Setup of the previous run:
Design catTrap, start of the top module:
module catTrap(Clk, Reset, Down_b, hCount, vCount, rgb, bright, Block_col, Block_row);
Settings: LEC_CHECK=0, ABC_AREA=1, CAP_MARGIN=20, CORE_MARGIN=2, CORE_UTILIZATION=70, CTS_CLUSTER_DIAMETER=195, CTS_CLUSTER_SIZE=72, PLACE_DENSITY_LB_ADDON=0.01, SETUP_SLACK_MARGIN=0.77, SLEW_MARGIN=20; clock period 5.18 ns.
run.sh (not shown) runs the stock make flow with config.mk's settings and CLKGATE_MAP_FILE=.
The previous run: it failed with a tool error in 4_1_cts, so there are no final results.
Relative to the previous run, the following input files were edited for the current run:
Settings: clearing PLACE_DENSITY_LB_ADDON, which used to be 0.01; swapping 72 for 99 in CTS_CLUSTER_SIZE; clearing ABC_AREA, which used to be 1; clearing SETUP_SLACK_MARGIN, which used to be 0.77; swapping 70 for 51 in CORE_UTILIZATION; clearing CTS_CLUSTER_DIAMETER, which used to be 195; swapping 5.18 for 7.01 in the clock period (ns, I/O delays scaled along).
==> comparison <==
The previous run has a higher synthesized cell count than the current run.
The flow for the current run finished, though final verification flagged setup timing.
Total placed cells including tap cells of the current run falls short of that of the previous run by more than 10%.
Measured against each other, the current run and the previous run differ in area fraction in and, or, nand and nor cells, the higher figure coming from the previous run.
Starting density of the core was higher in the previous run than in the current run.
From the previous run to the current run the numbers moved as follows: adder-cell share of the synthesized area picked up an extra 0.32 points; placeable core region picked up an extra 33%.

---

catTrap again, from the RTL that the note above started with.
clock: 6.8 ns
lec_check: 0
cap_margin: 40
cell_pad_in_sites_detail_placement: 0
core_margin: 2
core_utilization: 65
cts_cluster_diameter: 67
cts_cluster_size: 37
hold_slack_margin: -0.09
min_routing_layer: met1
place_density: 0.6
slew_margin: 20
tns_end_percent: 5
The baseline aborted during global routing (5_1_grt) with GRT-0116.
Rerun with:
CORE_UTILIZATION = 30   (was 65)
CTS_CLUSTER_DIAMETER = 202   (was 67)
HOLD_SLACK_MARGIN = 0.07   (was -0.09)
MIN_ROUTING_LAYER = met2   (was met1)
PLACE_DENSITY = not set   (was 0.6)
PLACE_DENSITY_LB_ADDON = 0.04   (was not set)
SETUP_SLACK_MARGIN = 1.95   (was not set)
TNS_END_PERCENT = not set   (was 5)
=> The new run aborted during global routing (5_1_grt), error GRT-0116; synthesized cell count does not change; die size rose by well over a third; synthesized area is unchanged.
Rerun with:
ABC_AREA = 1   (was not set)
CAP_MARGIN = 20   (was 40)
CELL_PAD_IN_SITES_DETAIL_PLACEMENT = not set   (was 0)
CORE_UTILIZATION = 54   (was 30)
CTS_CLUSTER_DIAMETER = not set   (was 202)
CTS_CLUSTER_SIZE = not set   (was 37)
HOLD_SLACK_MARGIN = not set   (was 0.07)
MIN_ROUTING_LAYER = not set   (was met2)
PLACE_DENSITY_LB_ADDON = not set   (was 0.04)
SETUP_SLACK_MARGIN = not set   (was 1.95)
clock period = 6.97 ns   (was 6.8 ns; I/O delays follow)
=> The new run never finished: it broke off in global routing (5_1_grt); area after synthesis rises by 4.6%; die size is lower by 41%; synthesized cell count went up by 29%.
Rerun with:
CORE_UTILIZATION = 72   (was 54)
CTS_CLUSTER_SIZE = 79   (was not set)
PLACE_DENSITY_LB_ADDON = 0.01   (was not set)
SETUP_SLACK_MARGIN = 0.77   (was not set)
clock period = 5.18 ns   (was 6.97 ns; I/O delays follow)
The changed run ended with an error in clock tree synthesis (4_1_cts) on DPL-0038.
Die size is lower by 24%.
Area after synthesis does not change.
Synthesized cell count is unchanged.
Rerun with:
CTS_CLUSTER_DIAMETER = 262   (was not set)
CTS_CLUSTER_SIZE = 98   (was 79)
PLACE_DENSITY = 0.39   (was not set)
PLACE_DENSITY_LB_ADDON = not set   (was 0.01)
SETUP_SLACK_MARGIN = 1.64   (was 0.77)
TNS_END_PERCENT = 10   (was not set)
clock period = 5.57 ns   (was 5.18 ns; I/O delays follow)
After rerunning: With this change the flow died in global routing (5_1_grt) with GRT-0116. Die size stays the same. Area after synthesis stays the same. Synthesized cell count is unchanged.
Rerun with:
ABC_AREA = not set   (was 1)
CORE_UTILIZATION = 30   (was 72)
CTS_CLUSTER_DIAMETER = not set   (was 262)
CTS_CLUSTER_SIZE = not set   (was 98)
PLACE_DENSITY = not set   (was 0.39)
SETUP_SLACK_MARGIN = not set   (was 1.64)
TNS_END_PERCENT = not set   (was 10)
clock period = 10.0 ns   (was 5.57 ns; I/O delays follow)
After rerunning:
- Now the flow completed without violations
- synthesized cell count shrinks by about 22%
- die area went up by 130%
- area after synthesis decreases by 4.4%

---

## run 1
Starting RTL as in the previous note.
Design catTrap, start of the top module:
module catTrap(Clk, Reset, Down_b, hCount, vCount, rgb, bright, Block_col, Block_row);
Settings: LEC_CHECK=0, CAP_MARGIN=40, CELL_PAD_IN_SITES_DETAIL_PLACEMENT=0, CORE_MARGIN=2, CORE_UTILIZATION=60, CTS_CLUSTER_DIAMETER=216, CTS_CLUSTER_SIZE=37, HOLD_SLACK_MARGIN=-0.09, MIN_ROUTING_LAYER=met1, SLEW_MARGIN=20, TNS_END_PERCENT=5; clock period 6.8 ns.
Run 1 did not finish: a tool error stopped it during 5_1_grt.
The following lists how run 2 was set up differently from run 1:
- a change of CTS_CLUSTER_DIAMETER from 216 to 365
- a change of CORE_UTILIZATION from 60 to 40
- a deleted TNS_END_PERCENT that had been 5
- an added SETUP_SLACK_MARGIN of 1.95
- a change of HOLD_SLACK_MARGIN from -0.09 to 0.07
- a change of CTS_CLUSTER_SIZE from 37 to 94
- an added PLACE_DENSITY_LB_ADDON of 0.04
Comparing run 2 with run 1, the xor-xnor portion of the synthesized cell area came out essentially unchanged.
Going from run 1 to run 2, area fraction in full adders, half adders and majority gates ~0 delta, number of instances in the synthesized netlist level, die area now sits higher.
Fraction of the core area occupied by cells at floorplan (run 2 over run 1): decrease, 21 points
Run 2: complete, dirty (setup timing)
## Diff of input files: run 3 against run 2
- a deleted HOLD_SLACK_MARGIN that had been 0.07
- a deleted PLACE_DENSITY_LB_ADDON that had been 0.04
- a change of CORE_UTILIZATION from 40 to 30
- a change of CAP_MARGIN from 40 to 20
- a deleted CTS_CLUSTER_SIZE that had been 94
- a deleted SETUP_SLACK_MARGIN that had been 1.95
- a deleted CTS_CLUSTER_DIAMETER that had been 365
- a deleted CELL_PAD_IN_SITES_DETAIL_PLACEMENT that had been 0
- a deleted MIN_ROUTING_LAYER that had been met1
- a change of the clock period (ns, I/O delays scaled along) from 6.8 to 9.63
Results
Run 3 finished every stage and its layout cleared the timing, DRC and antenna checks.
Per the comparison of run 3 with run 2, clock-pin slew of the registers on the worst-case setup and hold paths shows no meaningful change; final worst slack has increased; critical path depth lost 11%.
The final reports for run 3 and run 2 show depth of the worst hold-timing path lower in the former.
NOTE: count of instances resized after the clock tree is built in run 3 falls short of that of run 2
Switching share of power in run 3 is 2.0 points higher than in run 2
Taking run 2 as the reference, in run 3 transition at the pin with the smallest max-transition slack higher, part of the total power dissipated in the clock network higher, combinational power lower, number of standard-cell rows in the floorplan higher.
Power figures rest on the tool's default switching activity, not on a simulated workload.
